== wip/xenon ==
// mac
module mac(
input clk, 
input rstn, 
input vld_i, 
input [215:0] win, 
input [215:0] din,
output[ 20:0] acc_o, 
output        vld_o
);
Size in the first run: roughly 16,000 cells after synthesis, about 2,700 flip-flops, roughly 170,000 um2 of cells after synthesis.
Settings: LEC_CHECK=0, CAP_MARGIN=20, CELL_PAD_IN_SITES_GLOBAL_PLACEMENT=0, CORE_MARGIN=2, CORE_UTILIZATION=72, CTS_CLUSTER_DIAMETER=51, GPL_ROUTABILITY_DRIVEN=1, MIN_ROUTING_LAYER=met1, PLACE_DENSITY_LB_ADDON=0.28, SLEW_MARGIN=0; clock period 4.89 ns.
run.sh (not shown) runs the stock make flow with config.mk's settings and CLKGATE_MAP_FILE=.
Complete run, failing final checks: wip/xenon, reason setup timing.
Changes in wip/raven relative to wip/xenon:
Settings: GPL_ROUTABILITY_DRIVEN: 1 -> unset; MIN_ROUTING_LAYER: met1 -> unset; CTS_CLUSTER_DIAMETER: 51 -> unset; CELL_PAD_IN_SITES_GLOBAL_PLACEMENT: 0 -> unset; CORE_UTILIZATION: 72 -> 66; SLEW_MARGIN: 0 -> 20; PLACE_DENSITY_LB_ADDON: 0.28 -> unset; SETUP_SLACK_MARGIN: unset -> 1.23; the clock period (ns, I/O delays scaled along): 4.89 -> 5.1.
## What came out
- wip/raven finished end to end and its layout was clean on timing, DRC and antenna.
- Comparing wip/xenon and wip/raven, the lower register-to-register slack was measured on wip/xenon.
- Against wip/xenon, wip/raven reports a final setup slack of the worst path that is higher.
- Diff wip/raven..wip/xenon | distinct cell type count after synthesis | negligible
- Detailed-route via count improves in wip/raven relative to wip/xenon.
- wip/raven: final critical path time including I/O delays and setup lower than wip/xenon
- Cmp wip/raven vs wip/xenon: remaining max-slew budget at the tightest pin lower in wip/raven
- Of wip/raven and wip/xenon, it is wip/raven that has the lower first-pass GRT wire length.
- The data-path buffer share of cell area in the final layout number comes out higher for wip/xenon vs wip/raven.
- Met3 routing resource usage after global routing: wip/raven lower than wip/xenon


== job 9483 ==
Starting RTL as in the previous note.
==> flow/design.v (excerpt) <==
module mac(
input clk, 
input rstn, 
input vld_i, 
input [215:0] win, 
input [215:0] din,
output[ 20:0] acc_o, 
output        vld_o
);
export LEC_CHECK = 0
export ABC_AREA = 1
export CAP_MARGIN = 20
export CELL_PAD_IN_SITES_GLOBAL_PLACEMENT = 0
export CORE_MARGIN = 2
export CORE_UTILIZATION = 68
export CTS_CLUSTER_DIAMETER = 51
export CTS_CLUSTER_SIZE = 41
export GPL_ROUTABILITY_DRIVEN = 1
export HOLD_SLACK_MARGIN = 0.16
export MIN_ROUTING_LAYER = met1
export PLACE_DENSITY_LB_ADDON = 0.01
export SETUP_SLACK_MARGIN = -0.14
export SLEW_MARGIN = 0
create_clock -name core_clock -period 3.78 [get_ports {clk}]
In job 9483 the implementation completed, yet the final layout does not meet the checks, the culprit being negative setup slack.
Inputs modified between job 9483 and job 2476:
- HOLD_SLACK_MARGIN removed (was 0.16)
- GPL_ROUTABILITY_DRIVEN removed (was 1)
- ABC_AREA removed (was 1)
- SLEW_MARGIN changed from 0 to 20
- CTS_CLUSTER_SIZE removed (was 41)
- SETUP_SLACK_MARGIN removed (was -0.14)
- PLACE_DENSITY_LB_ADDON removed (was 0.01)
- CTS_CLUSTER_DIAMETER removed (was 51)
- MIN_ROUTING_LAYER removed (was met1)
- CELL_PAD_IN_SITES_GLOBAL_PLACEMENT removed (was 0)
- the clock period (ns, I/O delays scaled along) changed from 3.78 to 6.0
Every run in job 2476 and job 9483 closed cleanly, with the single exception of job 9483.
The final report for job 9483 shows a completed flow and a layout that fails verification, specifically negative setup slack.
The synthesized area of job 2476 is lower than that of job 9483.
Job 2476 vs job 9483 on period utilization: job 2476 is the lower one.
STATUS hold slack: job 2476 loses against job 9483
The following lists how job 6887 was set up differently from job 2476:
- an added SETUP_SLACK_MARGIN of 0.85
- a change of CORE_UTILIZATION from 68 to 66
- a change of the clock period (ns, I/O delays scaled along) from 6.0 to 5.09
==> results <==
Between job 6887 and job 2476, worst slack at placement is lower for job 6887, job 2476 comes in above that.
met1 global-route usage sits lower in job 6887 than in job 2476.
Status: global placer's final weighted congestion parity (job 6887, job 2476)


mac again, from the RTL that the note above started with.
clock: 4.29 ns
lec_check: 0
cap_margin: 20
core_margin: 2
core_utilization: 72
place_density_lb_addon: 0.01
slew_margin: 20
The baseline reached the layout checks and failed them: setup timing.
Edit:
CELL_PAD_IN_SITES_DETAIL_PLACEMENT = 2   (was not set)
CORE_UTILIZATION = 52   (was 72)
MAX_ROUTING_LAYER = met4   (was not set)
PLACE_DENSITY_LB_ADDON = not set   (was 0.01)
SETUP_SLACK_MARGIN = 0.41   (was not set)
clock period = 3.99 ns   (was 4.29 ns; I/O delays follow)
The new run ended with an error in 3_5_place_dp. Area after synthesis does not change. Synthesized cell count is unchanged. Die area rose by 38%.
Edit:
CELL_PAD_IN_SITES_DETAIL_PLACEMENT = not set   (was 2)
CORE_UTILIZATION = 62   (was 52)
CTS_CLUSTER_SIZE = 95   (was not set)
MAX_ROUTING_LAYER = not set   (was met4)
SETUP_SLACK_MARGIN = not set   (was 0.41)
clock period = 4.23 ns   (was 3.99 ns; I/O delays follow)
This time the run completed, yet does not pass: setup timing.
Area after synthesis is unchanged.
Die size shrinks by 16%.
Synthesized cell count is unchanged.
Edit:
CAP_MARGIN = 10   (was 20)
CORE_UTILIZATION = 72   (was 62)
CTS_CLUSTER_DIAMETER = 29   (was not set)
CTS_CLUSTER_SIZE = 43   (was 95)
SETUP_SLACK_MARGIN = -0.37   (was not set)
clock period = 4.56 ns   (was 4.23 ns; I/O delays follow)
The changed run completed and failed the layout checks on setup timing.
Wire length climbs by about 15%.
Hold slack loses 0.013 ns.
Die size shrinks by 14%.
Via count grows by about 5.6%.
Cell area fell by about 0.9%.
First-iteration DRC count rises by 37%.


mac again, from the RTL that the note above started with.
## mac
module mac(
input clk, 
input rstn, 
input vld_i, 
input [215:0] win, 
input [215:0] din,
output[ 20:0] acc_o, 
output        vld_o
);
wire[15:0] y00;
wire[15:0] y01;
wire[15:0] y02;
wire[15:0] y03;
wire[15:0] y04;
wire[15:0] y05;
wire[15:0] y06;
wire[15:0] y07;
wire[15:0] y08;
wire[15:0] y09;
wire[15:0] y10;
wire[15:0] y11;
wire[15:0] y12;
wire[15:0] y13;
wire[15:0] y14;
wire[15:0] y15;
wire[15:0] y16;
wire[15:0] y17;
wire[15:0] y18;
wire[15:0] y19;
wire[15:0] y20;
wire[15:0] y21;
wire[15:0] y22;
wire[15:0] y23;
wire[15:0] y24;
wire[15:0] y25;
wire[15:0] y26;
reg vld_i_d0, vld_i_d1, vld_i_d2, vld_i_d3, vld_i_d4;
mul u_mul_00(.clk(clk), .w(win[  7:  0]),.x(din[  7:  0]),.y(y00));
mul u_mul_01(.clk(clk), .w(win[ 15:  8]),.x(din[ 15:  8]),.y(y01));
mul u_mul_02(.clk(clk), .w(win[ 23: 16]),.x(din[ 23: 16]),.y(y02));
mul u_mul_03(.clk(clk), .w(win[ 31: 24]),.x(din[ 31: 24]),.y(y03));
mul u_mul_04(.clk(clk), .w(win[ 39: 32]),.x(din[ 39: 32]),.y(y04));
mul u_mul_05(.clk(clk), .w(win[ 47: 40]),.x(din[ 47: 40]),.y(y05));
mul u_mul_06(.clk(clk), .w(win[ 55: 48]),.x(din[ 55: 48]),.y(y06));
mul u_mul_07(.clk(clk), .w(win[ 63: 56]),.x(din[ 63: 56]),.y(y07));
mul u_mul_08(.clk(clk), .w(win[ 71: 64]),.x(din[ 71: 64]),.y(y08));
mul u_mul_09(.clk(clk), .w(win[ 79: 72]),.x(din[ 79: 72]),.y(y09));
mul u_mul_10(.clk(clk), .w(win[ 87: 80]),.x(din[ 87: 80]),.y(y10));
  ...
clock: 6.0 ns
lec_check: 0
abc_area: 1
cap_margin: 35
cell_pad_in_sites_detail_placement: 2
cell_pad_in_sites_global_placement: 1
core_aspect_ratio: 1.52
core_margin: 7
core_utilization: 40
gpl_timing_driven: 0
hold_slack_margin: 0.2
max_routing_layer: met4
place_density_lb_addon: 0.09
slew_margin: 35
tns_end_percent: 25
The starting point finished clean.
Next try:
- ABC_AREA: 1 -> default
- CAP_MARGIN: 35 -> 20
- CELL_PAD_IN_SITES_DETAIL_PLACEMENT: 2 -> default
- CELL_PAD_IN_SITES_GLOBAL_PLACEMENT: 1 -> default
- CORE_ASPECT_RATIO: 1.52 -> default
- CORE_MARGIN: 7 -> 2
- CORE_UTILIZATION: 40 -> 72
- GPL_TIMING_DRIVEN: 0 -> default
- HOLD_SLACK_MARGIN: 0.2 -> default
- MAX_ROUTING_LAYER: met4 -> default
- PLACE_DENSITY_LB_ADDON: 0.09 -> default
- SLEW_MARGIN: 35 -> 20
- TNS_END_PERCENT: 25 -> 10
- clock period: 6.0 -> 4.43 ns (I/O delays scaled with it)
Effect: This time the run completed and failed the layout checks on negative hold slack, negative setup slack; wire length fell by 26%; final area goes up by 0.49%; synthesized area went down by 5.2%; via count decreases by 12%; critical path depth falls by 2; non-clock buffer count increases by 1064.
Next try:
- ABC_AREA: default -> 1
- CTS_CLUSTER_DIAMETER: default -> 201
- PLACE_DENSITY_LB_ADDON: default -> 0.01
- TNS_END_PERCENT: 10 -> 5
- clock period: 4.43 -> 4.29 ns (I/O delays scaled with it)
After rerunning: The changed run ran to the end with violations: negative setup slack; design area climbs by about 5%; synthesized area is higher by about 5.4%; non-clock buffer count is higher by 53; global-route usage increases by 2.2 points; wire length goes up by about 14%; count of clock-buffer cells in the layout increases by 23; core utilization falls by 0.67 points; via count climbs by about 17%; clock skew hardly moves; setup slack degrades by 0.20 ns; sequential cell count stays the same.
Next try:
- ABC_AREA: 1 -> default
- CORE_UTILIZATION: 72 -> 40
- CTS_CLUSTER_DIAMETER: 201 -> default
- PLACE_DENSITY_LB_ADDON: 0.01 -> default
- TNS_END_PERCENT: 5 -> default
- clock period: 4.29 -> 6.0 ns (I/O delays scaled with it)
The changed run ran to the end with no violations.
Cell area falls by 9.4%.
Clock-buffer cell count falls by 5.
Sequential share of layout area rises by 2.6 points.
Die area rises by 70%.
